== nickel ==
Design MIPS, start of the top module:
module MIPS(clk, reset, imem_addr, imem_data, dmem_addr, dmem_wdata, dmem_we, dmem_rdata);
	input clk, reset;
	output [31:0] imem_addr;
	input [31:0] imem_data;
	output [31:0] dmem_addr, dmem_wdata;
	output dmem_we;
	input [31:0] dmem_rdata;
	wire [31:0] Instr;
	wire RegDst, ALUSrc, MemToReg, RegWr, MemWr, Branch, Jump, JR, ZeroExt, xRt, xRs, AccZero, AccBranch;
	wire [1:0] ALUCntrl;
	wire [4:0] Rs, Rt, Rd, WriteRegister;
	wire [31:0] WriteData;
	wire [31:0] ReadData1, ReadData2;
	wire [31:0] BussB;
	wire zero, overflow, CarryOut, negative;
	wire [15:0] Imm16;
	wire [31:0] Extended;
	wire [25:0] TargetInstr;
	wire [31:0] ForwardA, ForwardB;
	wire [31:0] p_Instr;
	wire [15:0] p_Imm16;
	wire p_AccBranch;
	wire ex_MemToReg, ex_RegWr, ex_MemWr;
	wire [1:0] ex_ALUCntrl;
	wire [4:0] ex_WriteRegister;
	wire [15:0] ex_Imm16;
	wire [31:0] ex_ReadData1, ex_ReadData2, ex_BussB;
	wire [31:0] ex_ALUOut;	
	wire mem_MemToReg, mem_RegWr, mem_MemWr;
	wire [4:0] mem_WriteRegister;
	wire [31:0] mem_ReadData2;
	wire [31:0] mem_ALUOut, mem_MemOut;
	wire wr_RegWr;
	wire [4:0] wr_WriteRegister;
  ...
Size: roughly 4000 cells after synthesis, about 1300 flip-flops, roughly 160 I/O pins, about 60000 um^2 of cells after synthesis.
Settings: LEC_CHECK=0, CAP_MARGIN=35, CORE_MARGIN=2, CORE_UTILIZATION=70, CTS_CLUSTER_DIAMETER=203, CTS_CLUSTER_SIZE=20, HOLD_SLACK_MARGIN=-0.09, PLACE_DENSITY=0.76, SLEW_MARGIN=20; clock period 18.2 ns.
run.sh (not shown) runs the stock make flow with config.mk's settings and CLKGATE_MAP_FILE=.
| nickel | all stages done | FAIL | negative setup slack |
> inputs changed (nickel -> garnet)
Settings: CAP_MARGIN: 35 -> 20; SETUP_SLACK_MARGIN: unset -> 3.36; HOLD_SLACK_MARGIN: -0.09 -> unset; CORE_UTILIZATION: 70 -> 45; CTS_CLUSTER_DIAMETER: 203 -> unset; PLACE_DENSITY: 0.76 -> unset; CTS_CLUSTER_SIZE: 20 -> unset; the clock period (ns, I/O delays scaled along): 18.2 -> 11.6.
[summary]
Status garnet: flow complete, layout not clean - negative setup slack
Changes observed in garnet relative to nickel: ratio of final minimum period to clock period +71 points; depth of the most critical reg-to-reg path shows an increase of 2; cell leakage power picked up an extra 5.3 nW.
Logic depth of the worst path, buffers included (higher): garnet
Between nickel and garnet, length of routed met2 wiring increased.
garnet against nickel: first-pass GRT wire length went up, hold slack has decreased, summed area of non-filler cells in the final layout has increased, sum of internal, switching and leakage power now sits higher.
Compared to nickel, garnet shows a narrower setup margin.
### garnet -> violet
Settings: a change of CORE_UTILIZATION from 45 to 40; a deleted SETUP_SLACK_MARGIN that had been 3.36; a change of the clock period (ns, I/O delays scaled along) from 11.6 to 24.0.
Findings:
- violet: no failed stages, no open violations at the end
- Layout checks on garnet: not met. Flow itself completed; violations: negative setup slack.
- Utilization of the core after routing ended up 12 points lower on violet than on garnet.
- Min initial antenna violation count across violet and garnet: violet
- In terms of combined flip-flop and latch cell area, violet and garnet differ only marginally.
- On sequential share of cell area: violet sits above garnet.
- In violet, the non-clock buffer count came out about 70% below the value in garnet.
- On setup slack, garnet loses to violet.
- Going from garnet to violet, the part of the power in registers was found to have gone up by 3.9 points.
- Against garnet, violet comes in 14 points lower on area added between synthesis and finish.
- In the reports for violet and garnet, the larger count of endpoints failing setup in the final report belongs to garnet.
Setup changes, violet to amber
Settings: CORE_UTILIZATION changed from 40 to 61; TNS_END_PERCENT newly set to 5; SETUP_SLACK_MARGIN newly set to 3.57; the clock period (ns, I/O delays scaled along) changed from 24.0 to 13.2.
### Flow results
- Cell area delta (amber − violet): unfavourable
- In amber the count of filler cells inserted in the layout turned out 56% lower than in violet.
- Worst setup slack after placement down 10160 ps in amber wrt violet
- amber — antenna diode count 6 higher, violet as reference
- Completing all stages was not enough for amber: its layout failed the final checks because of negative setup slack.
- Reported for violet and amber, max-slew violation total from the final report turned out identical to the last digit.
- The via count in amber is 1.16 times that in violet.

---

Starting RTL as in the previous note.
// MIPS
module MIPS(clk, reset, imem_addr, imem_data, dmem_addr, dmem_wdata, dmem_we, dmem_rdata);
export LEC_CHECK = 0
export ABC_AREA = 1
export CAP_MARGIN = 20
export CELL_PAD_IN_SITES_GLOBAL_PLACEMENT = 0
export CORE_MARGIN = 2
export CORE_UTILIZATION = 72
export CTS_CLUSTER_DIAMETER = 326
export GPL_ROUTABILITY_DRIVEN = 1
export HOLD_SLACK_MARGIN = -0.08
export MAX_ROUTING_LAYER = met4
export SLEW_MARGIN = 25
create_clock -name core_clock -period 19.5 [get_ports {clk}]
The baseline reached the layout checks and failed them: setup timing.
==> next run, changes <==
==> flow/config.mk (replaced) <==
export PLATFORM = sky130hd
export DESIGN_NAME = MIPS
export DESIGN_NICKNAME = MIPS
export VERILOG_FILES = /design/flow/design.v
export SDC_FILE = /design/flow/constraint.sdc
export NUM_CORES = 4
export LEC_CHECK = 0
export CAP_MARGIN = 20
export CORE_MARGIN = 2
export CORE_UTILIZATION = 70
export CTS_CLUSTER_DIAMETER = 203
export CTS_CLUSTER_SIZE = 20
export SLEW_MARGIN = 20
==> flow/constraint.sdc (replaced) <==
create_clock -name core_clock -period 19.2 [get_ports {clk}]
set_input_delay 3.8400 -clock core_clock [delete_from_list [all_inputs] [get_ports {clk}]]
set_output_delay 3.8400 -clock core_clock [all_outputs]
set_load 0.01 [all_outputs]
The changed run completed and failed the layout checks on setup timing.
Setup slack is worse by 0.44 ns.
Total power drops by 14%.
Area after synthesis is lower by 6.2%.
Count of clock-buffer cells in the layout falls by 70.
Global-route usage came out lower by 6.3 points.
Fmax goes down by 0.63%.
Cell area is lower by 7.6%.
==> next run, changes <==
--- a/flow/config.mk
+++ b/flow/config.mk
@@ -8,6 +8,6 @@
 export CAP_MARGIN = 20
+export CELL_PAD_IN_SITES_GLOBAL_PLACEMENT = 2
 export CORE_MARGIN = 2
-export CORE_UTILIZATION = 70
-export CTS_CLUSTER_DIAMETER = 203
-export CTS_CLUSTER_SIZE = 20
+export CORE_UTILIZATION = 32
+export MIN_ROUTING_LAYER = met2
 export SLEW_MARGIN = 20
==> flow/constraint.sdc (replaced) <==
create_clock -name core_clock -period 24.0 [get_ports {clk}]
set_input_delay 4.8000 -clock core_clock [delete_from_list [all_inputs] [get_ports {clk}]]
set_output_delay 4.8000 -clock core_clock [all_outputs]
set_load 0.01 [all_outputs]
The changed run finished clean.
Worst setup slack gains 4.0 ns.
Design area climbs by about 7%.
First-iteration DRC count increases by 29%.
Die area came out higher by about 120%.
Power falls by about 1.5%.
Synthesized area does not change.
Utilization goes down by 40 points.
Clock-buffer cell count grows by 85.
Via count came out higher by about 20%.
Final cell count increases by 29%.
==> next run, changes <==
--- a/flow/config.mk
+++ b/flow/config.mk
@@ -8,6 +8,4 @@
 export CAP_MARGIN = 20
-export CELL_PAD_IN_SITES_GLOBAL_PLACEMENT = 2
 export CORE_MARGIN = 2
-export CORE_UTILIZATION = 32
-export MIN_ROUTING_LAYER = met2
+export CORE_UTILIZATION = 65
 export SLEW_MARGIN = 20
==> flow/constraint.sdc (replaced) <==
create_clock -name core_clock -period 19.2 [get_ports {clk}]
set_input_delay 3.8400 -clock core_clock [delete_from_list [all_inputs] [get_ports {clk}]]
set_output_delay 3.8400 -clock core_clock [all_outputs]
set_load 0.01 [all_outputs]
After rerunning: This time the run produced a layout that fails on setup timing. Fmax is higher by a few percent. First-iteration DRC count shrinks by well over a third. Utilization rose by 37 points.
==> next run, changes <==
--- a/flow/config.mk
+++ b/flow/config.mk
@@ -9,3 +9,6 @@
 export CORE_MARGIN = 2
-export CORE_UTILIZATION = 65
+export CORE_UTILIZATION = 58
+export CTS_CLUSTER_DIAMETER = 81
+export HOLD_SLACK_MARGIN = -0.09
 export SLEW_MARGIN = 20
+export TNS_END_PERCENT = 5
==> flow/constraint.sdc (replaced) <==
create_clock -name core_clock -period 12.6 [get_ports {clk}]
set_input_delay 2.5200 -clock core_clock [delete_from_list [all_inputs] [get_ports {clk}]]
set_output_delay 2.5200 -clock core_clock [all_outputs]
set_load 0.01 [all_outputs]
The new run completed, yet does not pass: setup timing.
Clock power is higher by 53%.
Worst hold slack is worse by 0.0030 ns.
Die size is higher by 12%.
Cell count is higher by 18%.
Critical path depth stays the same.
Power is higher by 58%.
Fmax is lower by 1.1%.

---

Starting RTL as in the previous note.
==> flow/config.mk <==
export PLATFORM = sky130hd
export DESIGN_NAME = MIPS
export DESIGN_NICKNAME = MIPS
export VERILOG_FILES = /design/flow/design.v
export SDC_FILE = /design/flow/constraint.sdc
export NUM_CORES = 4
export LEC_CHECK = 0
export CAP_MARGIN = 20
export CORE_MARGIN = 2
export CORE_UTILIZATION = 65
export SETUP_SLACK_MARGIN = 2.76
export SLEW_MARGIN = 20
export TNS_END_PERCENT = 5
==> flow/constraint.sdc <==
create_clock -name core_clock -period 13.4 [get_ports {clk}]
set_input_delay 2.6800 -clock core_clock [delete_from_list [all_inputs] [get_ports {clk}]]
set_output_delay 2.6800 -clock core_clock [all_outputs]
set_load 0.01 [all_outputs]
The first run finished but fails on negative setup slack.
Rerun with:
Settings changed: CORE_UTILIZATION 65 to 58, SETUP_SLACK_MARGIN 2.76 to default.
Clock period 13.4 ns to 15.2 ns, I/O delays scaled along.
The new run produced a layout that fails on negative setup slack.
Sequential power decreases by 12%.
Clock skew drops by 0.012 ns.
Via count falls by 6.3%.
Rerun with:
Settings changed: CORE_UTILIZATION 58 to 54, TNS_END_PERCENT 5 to default.
Clock period 15.2 ns to 23.7 ns, I/O delays scaled along.
Outcome:
- The new run produced a clean layout
- design area goes down by 7.5%
- total power goes down by 38%
- worst setup slack improves by 8.7 ns
- global-route usage went down by 4.0 points
Rerun with:
Settings changed: CORE_UTILIZATION 54 to 65, MAX_ROUTING_LAYER from default to met4, SETUP_SLACK_MARGIN from default to 4.12, TNS_END_PERCENT from default to 5.
Clock period 23.7 ns to 15.2 ns, I/O delays scaled along.
What happened:
- The new run reached the layout checks and failed them: negative setup slack
- wire length rose by 9.9%
- clock-buffer cell count decreases by 16
- total power went up by 61%
- sequential power grows by 54%

---

run 1:
Starting RTL as in the previous note.
Design MIPS, start of the top module:
module MIPS(clk, reset, imem_addr, imem_data, dmem_addr, dmem_wdata, dmem_we, dmem_rdata);
	input clk, reset;
	output [31:0] imem_addr;
	input [31:0] imem_data;
	output [31:0] dmem_addr, dmem_wdata;
	output dmem_we;
	input [31:0] dmem_rdata;
	wire [31:0] Instr;
	wire RegDst, ALUSrc, MemToReg, RegWr, MemWr, Branch, Jump, JR, ZeroExt, xRt, xRs, AccZero, AccBranch;
	wire [1:0] ALUCntrl;
	wire [4:0] Rs, Rt, Rd, WriteRegister;
	wire [31:0] WriteData;
	wire [31:0] ReadData1, ReadData2;
	wire [31:0] BussB;
	wire zero, overflow, CarryOut, negative;
	wire [15:0] Imm16;
	wire [31:0] Extended;
	wire [25:0] TargetInstr;
	wire [31:0] ForwardA, ForwardB;
	wire [31:0] p_Instr;
	wire [15:0] p_Imm16;
	wire p_AccBranch;
	wire ex_MemToReg, ex_RegWr, ex_MemWr;
	wire [1:0] ex_ALUCntrl;
	wire [4:0] ex_WriteRegister;
	wire [15:0] ex_Imm16;
	wire [31:0] ex_ReadData1, ex_ReadData2, ex_BussB;
	wire [31:0] ex_ALUOut;	
	wire mem_MemToReg, mem_RegWr, mem_MemWr;
	wire [4:0] mem_WriteRegister;
	wire [31:0] mem_ReadData2;
	wire [31:0] mem_ALUOut, mem_MemOut;
	wire wr_RegWr;
	wire [4:0] wr_WriteRegister;
	wire [31:0] wr_WriteData;
	FetchUnit Fetch1(.Branch(p_AccBranch), .Zero(AccZero), .Jump(Jump), .JR(JR), .TargetInstr(TargetInstr), 
						  .Regrs(ForwardA), .Imm16(p_Imm16), .Instr, .Address(imem_addr), .InstrIn(imem_data), .clk, .reset);
	CheckBranch CheckAccBranch(.Opcode(Instr[31:26]), .AccBranch);
   PipelineRegister InstrReg (.in(Instr), .out(p_Instr), .clk, .reset);
   PipelineImm Imm16Reg (.in(Instr[15:0]), .out(p_Imm16), .clk, .reset);
	D_FF BranchReg (.q(p_AccBranch), .d(AccBranch),.reset, .clk);
	regfile reg1(.ReadData1, .ReadData2, .WriteData(wr_WriteData), 
			  .ReadRegister1(Rs), .ReadRegister2(Rt), .WriteRegister(wr_WriteRegister),
			  .RegWrite(wr_RegWr), .clk(clk));
	Control cntrl (.Instr(p_Instr), .RegDst, .WriteRegister, .ALUSrc, .MemToReg, .RegWr, .MemWr, .Branch, 
  ...
clock: 16.9 ns
lec_check: 0
cap_margin: 15
core_aspect_ratio: 0.87
core_margin: 2
core_utilization: 67
gpl_routability_driven: 1
place_density_lb_addon: 0.08
setup_slack_margin: 4.55
slew_margin: 40
Although run 1 finished all stages, its layout failed final checks on setup timing.
Here is what was changed in the inputs of run 2 compared with run 1.
# run 1
export LEC_CHECK = 0
export CAP_MARGIN = 15
export CORE_ASPECT_RATIO = 0.87
export CORE_MARGIN = 2
export CORE_UTILIZATION = 67
export GPL_ROUTABILITY_DRIVEN = 1
export PLACE_DENSITY_LB_ADDON = 0.08
export SETUP_SLACK_MARGIN = 4.55
export SLEW_MARGIN = 40
create_clock -name core_clock -period 16.9 [get_ports {clk}]
# run 2
export LEC_CHECK = 0
export CAP_MARGIN = 20
export CORE_MARGIN = 2
export CORE_UTILIZATION = 59
export SLEW_MARGIN = 20
create_clock -name core_clock -period 13.2 [get_ports {clk}]
### Flow results
Number of buffer and inverter instances along the worst setup path came out lower on run 2 than on run 1.
Ran to the end and failed final checks on setup timing: run 2.
Fmax: run 2 higher than run 1
Against run 1, run 2 reports a clock buffer count in the final layout that is higher.
Re power share of the combinational group: run 1 was lower than run 2.
Comparing run 1 and run 2, instance count after placement with tap cells included is lower on run 1.
Compared run 2 vs run 1, and portion of the layout cell area used by clock cells is up in run 2.
Total clock network power in run 2 vs run 1: up about 40%
Compared with run 1, run 2 is the more power-hungry design.
On non-clock buffer count: run 2 sits above run 1.
In run 2 relative to run 1, post-layout net count had gone up by more than 10%.
Pre-CTS setup slack is lower on run 2
### run 2 -> run 3
# run 2
export LEC_CHECK = 0
export CAP_MARGIN = 20
export CORE_MARGIN = 2
export CORE_UTILIZATION = 59
export SLEW_MARGIN = 20
create_clock -name core_clock -period 13.2 [get_ports {clk}]
# run 3
export LEC_CHECK = 0
export CAP_MARGIN = 20
export CORE_MARGIN = 2
export CORE_UTILIZATION = 40
export CTS_CLUSTER_SIZE = 86
export GPL_ROUTABILITY_DRIVEN = 0
export PLACE_DENSITY_LB_ADDON = 0.03
export SLEW_MARGIN = 20
create_clock -name core_clock -period 24.0 [get_ports {clk}]
Notes after the runs:
Maximum number of pins on one net before global-route repair, run 2 and run 3, higher one = run 3.
Run 2 -> run 3: total length of routed met3 wires decreased by more than a quarter
Of run 2 and run 3, only run 3 finishes the flow clean.
Diff run 2 -> run 3 | proportion of total power due to net switching | decrease of 0.17 points
Run 3: final critical-path setup slack is 10.49 ns higher than what run 2 reported.
Run 3: number of cells on the critical path higher than run 2
Taking run 2 as the reference, in run 3 worst-margin pin slew rose 0.023 ns; sequential share of layout area rose 4.0 points; met3 usage in global routing fell 8.1 points.
Run 3 has share of power burned in the clock network above what run 2 had.
What run 4 does differently from run 3 at the input level:
# run 3
export LEC_CHECK = 0
export CAP_MARGIN = 20
export CORE_MARGIN = 2
export CORE_UTILIZATION = 40
export CTS_CLUSTER_SIZE = 86
export GPL_ROUTABILITY_DRIVEN = 0
export PLACE_DENSITY_LB_ADDON = 0.03
export SLEW_MARGIN = 20
create_clock -name core_clock -period 24.0 [get_ports {clk}]
# run 4
export LEC_CHECK = 0
export CAP_MARGIN = 0
export CELL_PAD_IN_SITES_GLOBAL_PLACEMENT = 2
export CORE_MARGIN = 2
export CORE_UTILIZATION = 32
export CTS_CLUSTER_SIZE = 37
export MIN_ROUTING_LAYER = met1
export SLEW_MARGIN = 20
create_clock -name core_clock -period 24.0 [get_ports {clk}]
### Flow results
- The run showing the smaller number of antenna violations at the first check in global routing is run 4.
- Run 3 has higher global routing met1 resource utilization than run 4.
- | maximum fanout count along the critical path | run 4 vs run 3 | 1 lower |
- Min final critical path time including I/O delays and setup across run 3 and run 4: run 3
- Number of non-clock buffers across run 3 and run 4: no real change.
- Per the comparison of run 4 with run 3, via count decreased by 1.2% relative to the old numbers, fraction of power consumed by the clock network decreased by 0.4 points relative to the old numbers, wire length saw an increase.
Power figures rest on the tool's default switching activity, not on a simulated workload.
